Design buck_converter_top, start of the top module:
module buck_converter_top #(
    parameter CLK_FREQ = 100_000_000,
    parameter PWM_FREQ = 100_000,
    parameter V_REF = 12'd2048,
    parameter KP = 16'd100,
    parameter KI = 16'd10,
    parameter KD = 16'd5
)(
    input wire clk,
    input wire rst_n,
    input wire [11:0] adc_data,
    input wire adc_valid,
    output wire pwm_out,
    output wire [11:0] voltage_monitor,
    output wire [9:0] duty_cycle_monitor
);
For scale: about 1600 cells after synthesis, about 190 flip-flops, ~38 I/O pins, roughly 16000 um2 of cells after synthesis.
==> flow/config.mk <==
export PLATFORM = sky130hd
export DESIGN_NAME = buck_converter_top
export DESIGN_NICKNAME = buck_converter_top
export VERILOG_FILES = /design/flow/design.v
export SDC_FILE = /design/flow/constraint.sdc
export NUM_CORES = 4
export LEC_CHECK = 0
export CAP_MARGIN = 20
export CELL_PAD_IN_SITES_DETAIL_PLACEMENT = 0
export CELL_PAD_IN_SITES_GLOBAL_PLACEMENT = 0
export CORE_MARGIN = 2
export CORE_UTILIZATION = 72
export CTS_CLUSTER_DIAMETER = 56
export GPL_ROUTABILITY_DRIVEN = 1
export GPL_TIMING_DRIVEN = 1
export MAX_ROUTING_LAYER = met5
export PLACE_DENSITY = 0.67
export SLEW_MARGIN = 25
==> flow/constraint.sdc <==
create_clock -name core_clock -period 3.6 [get_ports {clk}]
set_input_delay 0.7200 -clock core_clock [delete_from_list [all_inputs] [get_ports {clk}]]
set_output_delay 0.7200 -clock core_clock [all_outputs]
set_load 0.01 [all_outputs]
run.sh (not shown) runs the stock make flow with config.mk's settings and CLKGATE_MAP_FILE=.
The first run died in global routing (5_1_grt) on GRT-0232.
Next try:
- ABC_AREA: default -> 1
- CAP_MARGIN: 20 -> 0
- CORE_ASPECT_RATIO: default -> 1.03
- PLACE_DENSITY: 0.67 -> default
- PLACE_DENSITY_LB_ADDON: default -> 0.16
- SETUP_SLACK_MARGIN: default -> -0.08
- clock period: 3.6 -> 2.59 ns (I/O delays scaled with it)
Effect:
- The new run did not get past clock tree synthesis (4_1_cts)
- synthesized cell count rose by 36%
- area after synthesis rose by 7.0%
- die area rose by 6.8%
Next try:
- ABC_AREA: 1 -> default
- CAP_MARGIN: 0 -> 20
- CORE_ASPECT_RATIO: 1.03 -> default
- CORE_MARGIN: 2 -> 10
- CORE_UTILIZATION: 72 -> 33
- PLACE_DENSITY_LB_ADDON: 0.16 -> default
- SETUP_SLACK_MARGIN: -0.08 -> 0.25
- SLEW_MARGIN: 25 -> 40
- clock period: 2.59 -> 2.94 ns (I/O delays scaled with it)
Effect: Now the flow reached the layout checks and failed them: negative setup slack. Synthesized cell count went down by 27%. Die area goes up by 130%. Area after synthesis is lower by 6.5%.
Next try:
- ABC_AREA: default -> 1
- CORE_UTILIZATION: 33 -> 40
- CTS_CLUSTER_DIAMETER: 56 -> 218
- CTS_CLUSTER_SIZE: default -> 98
- GPL_TIMING_DRIVEN: 1 -> 0
- PLACE_DENSITY_LB_ADDON: default -> 0.2
- SETUP_SLACK_MARGIN: 0.25 -> 0.23
- SLEW_MARGIN: 40 -> 25
- TNS_END_PERCENT: default -> 35
The new run ran to the end with violations: negative setup slack.
Synthesized area rose by about 7%.
Routed wire length rose by about 22%.
Count of clock-buffer cells in the layout shrinks by 5.
Utilization goes up by 3.9 points.
Cell area goes down by 4.5%.
Sequential share of layout area goes up by 1.1 points.
Next try:
- CORE_MARGIN: 10 -> 2
- CORE_UTILIZATION: 40 -> 72
- CTS_CLUSTER_DIAMETER: 218 -> 56
- CTS_CLUSTER_SIZE: 98 -> default
- GPL_TIMING_DRIVEN: 0 -> 1
- HOLD_SLACK_MARGIN: default -> 0.28
- PLACE_DENSITY_LB_ADDON: 0.2 -> 0.03
- SETUP_SLACK_MARGIN: 0.23 -> 0.25
- TNS_END_PERCENT: 35 -> default
- clock period: 2.94 -> 4.29 ns (I/O delays scaled with it)
The changed run finished with negative setup slack left.
Design area went down by about 13%.
Clock skew is about the same.
Flip-flop count stays the same.
Routed wire length decreases by about 14%.
Core utilization rose by 29 points.
Fmax came out lower by 11%.
Via count went down by 1.4%.
Sequential share of layout area climbs by 3.3 points.
Next try:
- ABC_AREA: 1 -> default
- CELL_PAD_IN_SITES_DETAIL_PLACEMENT: 0 -> default
- CELL_PAD_IN_SITES_GLOBAL_PLACEMENT: 0 -> default
- CTS_CLUSTER_DIAMETER: 56 -> default
- GPL_ROUTABILITY_DRIVEN: 1 -> default
- GPL_TIMING_DRIVEN: 1 -> default
- HOLD_SLACK_MARGIN: 0.28 -> default
- MAX_ROUTING_LAYER: met5 -> default
- PLACE_DENSITY: default -> 0.42
- PLACE_DENSITY_LB_ADDON: 0.03 -> default
- SETUP_SLACK_MARGIN: 0.25 -> default
- SLEW_MARGIN: 25 -> 20
- clock period: 4.29 -> 3.97 ns (I/O delays scaled with it)
=> The changed run completed, yet does not pass: negative setup slack; die size shrinks by 6.3%; global-route usage goes up by 0.83 points; critical path depth is higher by 1; clock skew decreases by 0.0060 ns; first-iteration DRC count rose by 25%; synthesized cell count goes down by 27%; maximum frequency climbs by 1.8%; final cell count went down by 19%; core utilization is higher by 8.9 points; cell area rose by 3.6%.
